== garnet ==
## cardinal_router
module cardinal_router 
#(
    parameter PACKET_SIZE = 64
)
(
    input clk, reset,                     
    output polarity,
    input cwsi,                          
    output cwri,                         
    input [PACKET_SIZE - 1:0] cwdi,      
    input ccwsi,                         
    output ccwri,                        
    input [PACKET_SIZE - 1:0] ccwdi,     
    input pesi,                          
    output peri,                         
    input [PACKET_SIZE - 1:0] pedi,      
    output cwso,                         
    input cwro,                          
    output [PACKET_SIZE - 1:0] cwdo,     
    output ccwso,                        
    input ccwro,                         
    output [PACKET_SIZE - 1:0] ccwdo,    
    output peso,                         
    input pero,                          
    output [PACKET_SIZE - 1:0] pedo      
);
Size in the first run: roughly 5700 cells after synthesis, about 780 flip-flops, roughly 400 I/O pins, roughly 36000 um2 of cells after synthesis.
clock: 6.22 ns
lec_check: 0
abc_area: 1
cap_margin: 20
cell_pad_in_sites_detail_placement: 2
cell_pad_in_sites_global_placement: 2
core_aspect_ratio: 1.39
core_margin: 6
core_utilization: 40
cts_cluster_size: 66
hold_slack_margin: 0.15
min_routing_layer: met2
place_density_lb_addon: 0.25
setup_slack_margin: 0.08
slew_margin: 25
tns_end_percent: 65
run.sh (not shown) runs the stock make flow with config.mk's settings and CLKGATE_MAP_FILE=.
Status(garnet) = ERROR, stage = clock tree synthesis
> inputs changed (garnet -> nickel)
Settings: HOLD_SLACK_MARGIN: 0.15 -> 0.07; CTS_CLUSTER_SIZE: 66 -> unset; PLACE_DENSITY_LB_ADDON: 0.25 -> unset; ABC_AREA: 1 -> unset; CORE_ASPECT_RATIO: 1.39 -> unset; CELL_PAD_IN_SITES_DETAIL_PLACEMENT: 2 -> unset; SETUP_SLACK_MARGIN: 0.08 -> unset; CORE_MARGIN: 6 -> 2; MIN_ROUTING_LAYER: met2 -> unset; TNS_END_PERCENT: 65 -> unset; GPL_TIMING_DRIVEN: unset -> 0; CELL_PAD_IN_SITES_GLOBAL_PLACEMENT: 2 -> unset; SLEW_MARGIN: 25 -> 20; the clock period (ns, I/O delays scaled along): 6.22 -> 4.0.
[summary]
- nickel: complete, dirty (setup timing)
- garnet vs nickel, largest combinational cell category by area: simple AND/OR/NAND/NOR gates vs multiplexers
- Die: nickel smaller than garnet
- Post-synthesis chip area from yosys was higher in the run labelled garnet.
- Relative to garnet, cell count after placement decreased by about 26% in nickel.
Relative to nickel, the following input files were edited for quartz:
Settings: removing GPL_TIMING_DRIVEN (formerly 0); changing CORE_UTILIZATION from 40 to 61; removing HOLD_SLACK_MARGIN (formerly 0.07); setting MAX_ROUTING_LAYER to met4 for the first time; changing the clock period (ns, I/O delays scaled along) from 4.0 to 2.36.
Findings:
- quartz finished all stages; layout check result: FAIL, due to setup timing.
- nickel: flow complete, layout not clean; failing: setup timing
- Delta (quartz minus nickel): routed length on met2 lost about 1.3%; number of detailed-route iterations in the first pass shows a reduction of 2; net switching fraction of the power was more or less identical.
- Changes observed in quartz relative to nickel: sequential share of cell area down 3.5 points, initial standard-cell utilization of the core up 21 points, required arrival time at the worst endpoint down 1.31 ns.
Setup changes, quartz to indigo
Settings: a change of CORE_UTILIZATION from 61 to 68; a deleted MAX_ROUTING_LAYER that had been met4; an added CTS_CLUSTER_SIZE of 37; a change of the clock period (ns, I/O delays scaled along) from 2.36 to 2.53.
## What came out
- indigo: it failed during global routing, and the tool reported GRT-0232.
- Taking quartz as the reference point, the vertical die dimension of indigo falls by about 5%.
- Count of standard-cell rows ended up 4 lower on indigo than on quartz.
- NOTE total setup buffers inserted after CTS quartz->indigo decreased slightly
The following lists how raven was set up differently from indigo:
Settings: MAX_ROUTING_LAYER newly set to met4; CORE_UTILIZATION changed from 68 to 67; the clock period (ns, I/O delays scaled along) changed from 2.53 to 2.01.
### Flow results
- Final estimated routing congestion in global placement up 0.0089 in raven wrt indigo
- Total die size in raven is 1.5% above indigo.
- The number of gates resized after cts reported for raven is greater than that of indigo by about 80%.
- Compared to indigo, raven has core area about 0.8% higher.
- Floorplan die height (raven over indigo): increase, 0.73%
- raven -> indigo: number of cells in Yosys stat delta 0, exact match
- raven: it failed during global routing, and the tool reported ODB-0269.
- Of raven and indigo, the lower instance area at placement belongs to indigo.
- Post-detailed-placement half-perimeter wirelength for raven: 7.6% up relative to indigo
The following lists how pepper was set up differently from raven:
Settings: a deleted MAX_ROUTING_LAYER that had been met4; a change of CORE_UTILIZATION from 67 to 40; a deleted CTS_CLUSTER_SIZE that had been 37; a change of the clock period (ns, I/O delays scaled along) from 2.01 to 4.0.
[summary]
pepper finished end to end and its layout was clean on timing, DRC and antenna. Re per-instance average area after synthesis: no difference whatsoever between pepper and raven. Number of buffers added for setup after CTS: raven and pepper compared, lower one is pepper. Compared to raven, pepper has post-cts sizing count 772 lower.
Power figures rest on the tool's default switching activity, not on a simulated workload.
